Design PE, start of the top module:
module PE (
    input              clk,
    input              CIM_en,
    input              STDW,  
    input              STDR,  
    input        [5:0] STD_A,  
    input        [3:0] weight_in,  
    input      [255:0] act_in,  
    output reg   [3:0] weight_out,  
    output reg  [13:0] PSUM  
);
reg  [255:0] weight;  
integer i;
always @(posedge clk) begin
    for (i = 0; i < 64; i = i+1) begin
        if (STDW && STD_A == i) begin  
            weight[4*i+3 -: 4] <= weight_in;
        end
    end
end
always@(*) begin
    weight_out = 4'b0;
    PSUM = 14'b0;
    if (STDW) begin  
    end
    else if (STDR) begin  
        weight_out = weight[4*STD_A+3 -: 4];
    end
    else begin  
        if (CIM_en) begin
            for (i = 0; i < 64; i = i+1) begin
                PSUM = PSUM + weight[4*i+3 -: 4] * act_in[4*i+3 -: 4];  
            end
        end
    end
end
endmodule
==> flow/config.mk <==
export PLATFORM = sky130hd
export DESIGN_NAME = PE
export DESIGN_NICKNAME = PE
export VERILOG_FILES = /design/flow/design.v
export SDC_FILE = /design/flow/constraint.sdc
export NUM_CORES = 4
export LEC_CHECK = 0
export ABC_AREA = 1
export CAP_MARGIN = 40
export CELL_PAD_IN_SITES_GLOBAL_PLACEMENT = 2
export CORE_ASPECT_RATIO = 1.8
export CORE_MARGIN = 2
export CORE_UTILIZATION = 18
export CTS_CLUSTER_DIAMETER = 303
export GPL_TIMING_DRIVEN = 0
export HOLD_SLACK_MARGIN = 0.07
export SLEW_MARGIN = 15
export TNS_END_PERCENT = 5
==> flow/constraint.sdc <==
create_clock -name core_clock -period 23.1 [get_ports {clk}]
set_input_delay 4.6200 -clock core_clock [delete_from_list [all_inputs] [get_ports {clk}]]
set_output_delay 4.6200 -clock core_clock [all_outputs]
set_load 0.01 [all_outputs]
run.sh (not shown) runs the stock make flow with config.mk's settings and CLKGATE_MAP_FILE=.
Change:
ABC_AREA = unset   (was 1)
CAP_MARGIN = 20   (was 40)
CELL_PAD_IN_SITES_GLOBAL_PLACEMENT = unset   (was 2)
CORE_ASPECT_RATIO = unset   (was 1.8)
CORE_UTILIZATION = 40   (was 18)
CTS_CLUSTER_DIAMETER = unset   (was 303)
GPL_TIMING_DRIVEN = unset   (was 0)
HOLD_SLACK_MARGIN = unset   (was 0.07)
PLACE_DENSITY_LB_ADDON = 0.21   (was unset)
TNS_END_PERCENT = unset   (was 5)
clock period = 20.0 ns   (was 23.1 ns; I/O delays follow)
Result: The new run finished with timing, DRC and antenna clean. Via count fell by 14%. Flip-flop count stays the same. Area after synthesis fell by 3.2%. Hold slack got worse by 0.35 ns. Setup slack got worse by 1.4 ns. Count of clock-buffer cells in the layout rose by 12. Synthesized cell count fell by 23%. Wire length fell by 30%.


Starting RTL as in the previous note.
export LEC_CHECK = 0
export CAP_MARGIN = 20
export CELL_PAD_IN_SITES_GLOBAL_PLACEMENT = 1
export CORE_ASPECT_RATIO = 1.57
export CORE_MARGIN = 2
export CORE_UTILIZATION = 61
export GPL_ROUTABILITY_DRIVEN = 1
export MAX_ROUTING_LAYER = met4
export PLACE_DENSITY = 0.64
export SETUP_SLACK_MARGIN = 1.53
export SLEW_MARGIN = 20
create_clock -name core_clock -period 13.5 [get_ports {clk}]
The baseline finished with negative setup slack left.
Rerun with:
- CELL_PAD_IN_SITES_GLOBAL_PLACEMENT: 1 -> not set
- CORE_ASPECT_RATIO: 1.57 -> not set
- CORE_UTILIZATION: 61 -> 40
- GPL_ROUTABILITY_DRIVEN: 1 -> not set
- MAX_ROUTING_LAYER: met4 -> not set
- PLACE_DENSITY: 0.64 -> not set
- SETUP_SLACK_MARGIN: 1.53 -> not set
- clock period: 13.5 -> 20.0 ns (I/O delays scaled with it)
The new run passed the timing, design-rule and antenna checks.
Cell area decreases by about 2%.
Clock-buffer cell count goes up by 10.
Sequential share of layout area rises by 0.28 points.
Die area goes up by 52%.
Area after synthesis does not change.
Final cell count is higher by about 4.6%.
Wire length climbs by about 2%.
Via count shrinks by 4.9%.
Setup slack is better by 2.6 ns.
Worst hold slack improves by 1.2 ns.


PE again, from the RTL that the note above started with.
// PE
module PE (
    input              clk,
    input              CIM_en,
    input              STDW,  
    input              STDR,  
    input        [5:0] STD_A,  
    input        [3:0] weight_in,  
    input      [255:0] act_in,  
    output reg   [3:0] weight_out,  
    output reg  [13:0] PSUM  
);
make LEC_CHECK=0 CAP_MARGIN=0 CELL_PAD_IN_SITES_GLOBAL_PLACEMENT=0 CORE_ASPECT_RATIO=0.91 CORE_MARGIN=2 CORE_UTILIZATION=72 CTS_CLUSTER_DIAMETER=28 CTS_CLUSTER_SIZE=50 GPL_ROUTABILITY_DRIVEN=1 MAX_ROUTING_LAYER=met4 PLACE_DENSITY_LB_ADDON=0.0 SETUP_SLACK_MARGIN=-2.0 SLEW_MARGIN=10 TNS_END_PERCENT=60 finish   # period 15.8 ns
The baseline finished with setup timing left.
Next try:
CAP_MARGIN = 20   (was 0)
CELL_PAD_IN_SITES_GLOBAL_PLACEMENT = default   (was 0)
CORE_ASPECT_RATIO = default   (was 0.91)
CTS_CLUSTER_DIAMETER = default   (was 28)
CTS_CLUSTER_SIZE = default   (was 50)
GPL_ROUTABILITY_DRIVEN = default   (was 1)
PLACE_DENSITY = 0.65   (was default)
PLACE_DENSITY_LB_ADDON = default   (was 0.0)
SETUP_SLACK_MARGIN = default   (was -2.0)
SLEW_MARGIN = 20   (was 10)
TNS_END_PERCENT = default   (was 60)
clock period = 13.8 ns   (was 15.8 ns; I/O delays follow)
The changed run produced a layout that fails on setup timing.
Cell area went down by 2.2%.
Setup slack got worse by 0.088 ns.
Hold slack got worse by 0.45 ns.
Non-clock buffer count went up by 5.
Flip-flop count stays the same.
Synthesized area is unchanged.
Synthesized cell count stays the same.
Die size barely changes.
Critical path depth went down by 4.
Next try:
ABC_AREA = 1   (was default)
CTS_CLUSTER_SIZE = 96   (was default)
MAX_ROUTING_LAYER = default   (was met4)
PLACE_DENSITY = default   (was 0.65)
clock period = 7.17 ns   (was 13.8 ns; I/O delays follow)
After rerunning: The new run completed, yet does not pass: setup timing. Wire length is higher by about a fifth. Clock-buffer cell count is higher by 4. Via count is higher by a quarter to a third. Final cell count is higher by a quarter to a third. Worst hold slack degrades by 1.6 ns.
Next try:
ABC_AREA = default   (was 1)
CORE_UTILIZATION = 23   (was 72)
CTS_CLUSTER_SIZE = default   (was 96)
clock period = 22.6 ns   (was 7.17 ns; I/O delays follow)
This time the run ran to the end with no violations.
Hold slack gains 3.3 ns.
Global-route usage drops by 31 points.
Synthesized cell count decreases by about a fifth.
Wire length came out higher slightly.
Die area increases to 3.0 times its value.
Via count is lower by a quarter to a third.
Synthesized area went down by a few percent.


PE again, from the RTL that the note above started with.
## PE
module PE (
    input              clk,
    input              CIM_en,
    input              STDW,  
    input              STDR,  
    input        [5:0] STD_A,  
    input        [3:0] weight_in,  
    input      [255:0] act_in,  
    output reg   [3:0] weight_out,  
    output reg  [13:0] PSUM  
);
reg  [255:0] weight;  
integer i;
always @(posedge clk) begin
    for (i = 0; i < 64; i = i+1) begin
        if (STDW && STD_A == i) begin  
            weight[4*i+3 -: 4] <= weight_in;
        end
    end
end
always@(*) begin
    weight_out = 4'b0;
    PSUM = 14'b0;
    if (STDW) begin  
    end
    else if (STDR) begin  
        weight_out = weight[4*STD_A+3 -: 4];
    end
    else begin  
        if (CIM_en) begin
            for (i = 0; i < 64; i = i+1) begin
                PSUM = PSUM + weight[4*i+3 -: 4] * act_in[4*i+3 -: 4];  
            end
        end
    end
end
endmodule
==> flow/config.mk <==
export PLATFORM = sky130hd
export DESIGN_NAME = PE
export DESIGN_NICKNAME = PE
export VERILOG_FILES = /design/flow/design.v
export SDC_FILE = /design/flow/constraint.sdc
export NUM_CORES = 4
export LEC_CHECK = 0
export ABC_AREA = 1
export CAP_MARGIN = 20
export CORE_ASPECT_RATIO = 0.62
export CORE_MARGIN = 2
export CORE_UTILIZATION = 18
export CTS_CLUSTER_DIAMETER = 283
export GPL_ROUTABILITY_DRIVEN = 1
export GPL_TIMING_DRIVEN = 1
export SLEW_MARGIN = 20
export TNS_END_PERCENT = 55
==> flow/constraint.sdc <==
create_clock -name core_clock -period 31.3 [get_ports {clk}]
set_input_delay 6.2600 -clock core_clock [delete_from_list [all_inputs] [get_ports {clk}]]
set_output_delay 6.2600 -clock core_clock [all_outputs]
set_load 0.01 [all_outputs]
==> next run, changes <==
==> flow/config.mk (replaced) <==
export PLATFORM = sky130hd
export DESIGN_NAME = PE
export DESIGN_NICKNAME = PE
export VERILOG_FILES = /design/flow/design.v
export SDC_FILE = /design/flow/constraint.sdc
export NUM_CORES = 4
export LEC_CHECK = 0
export CAP_MARGIN = 20
export CORE_MARGIN = 2
export CORE_UTILIZATION = 25
export SLEW_MARGIN = 20
==> flow/constraint.sdc (replaced) <==
create_clock -name core_clock -period 27.0 [get_ports {clk}]
set_input_delay 5.4000 -clock core_clock [delete_from_list [all_inputs] [get_ports {clk}]]
set_output_delay 5.4000 -clock core_clock [all_outputs]
set_load 0.01 [all_outputs]
Setup slack gets worse by 3.2 ns.
Non-clock buffer count came out lower by 10.
Cell count came out lower by a quarter to a third.
Die area came out lower by a quarter to a third.
Hold slack gets worse by 0.93 ns.
Via count came out lower by about a fifth.
==> next run, changes <==
--- a/flow/config.mk
+++ b/flow/config.mk
@@ -8,4 +8,4 @@
 export CAP_MARGIN = 20
 export CORE_MARGIN = 2
-export CORE_UTILIZATION = 25
+export CORE_UTILIZATION = 67
 export SLEW_MARGIN = 20
==> flow/constraint.sdc (replaced) <==
create_clock -name core_clock -period 18.6 [get_ports {clk}]
set_input_delay 3.7200 -clock core_clock [delete_from_list [all_inputs] [get_ports {clk}]]
set_output_delay 3.7200 -clock core_clock [all_outputs]
set_load 0.01 [all_outputs]
Wire length went down by about 17%; worst setup slack degrades by 4.7 ns; via count went up by about 2.4%; global-route usage went up by 21 points; die area went down by 62%; final area went down by about 4%; utilization went up by 46 points.
==> next run, changes <==
--- a/flow/config.mk
+++ b/flow/config.mk
@@ -8,4 +8,6 @@
 export CAP_MARGIN = 20
 export CORE_MARGIN = 2
-export CORE_UTILIZATION = 67
+export CORE_UTILIZATION = 72
+export CTS_CLUSTER_DIAMETER = 88
+export CTS_CLUSTER_SIZE = 17
 export SLEW_MARGIN = 20
==> flow/constraint.sdc (replaced) <==
create_clock -name core_clock -period 10.8 [get_ports {clk}]
set_input_delay 2.1600 -clock core_clock [delete_from_list [all_inputs] [get_ports {clk}]]
set_output_delay 2.1600 -clock core_clock [all_outputs]
set_load 0.01 [all_outputs]
What happened:
- With this change the flow completed and failed the layout checks on negative setup slack
- routed wire length went up by about a fifth
- setup slack is worse by 3.7 ns
- cell area went up by a little under a tenth
- flip-flop count does not change
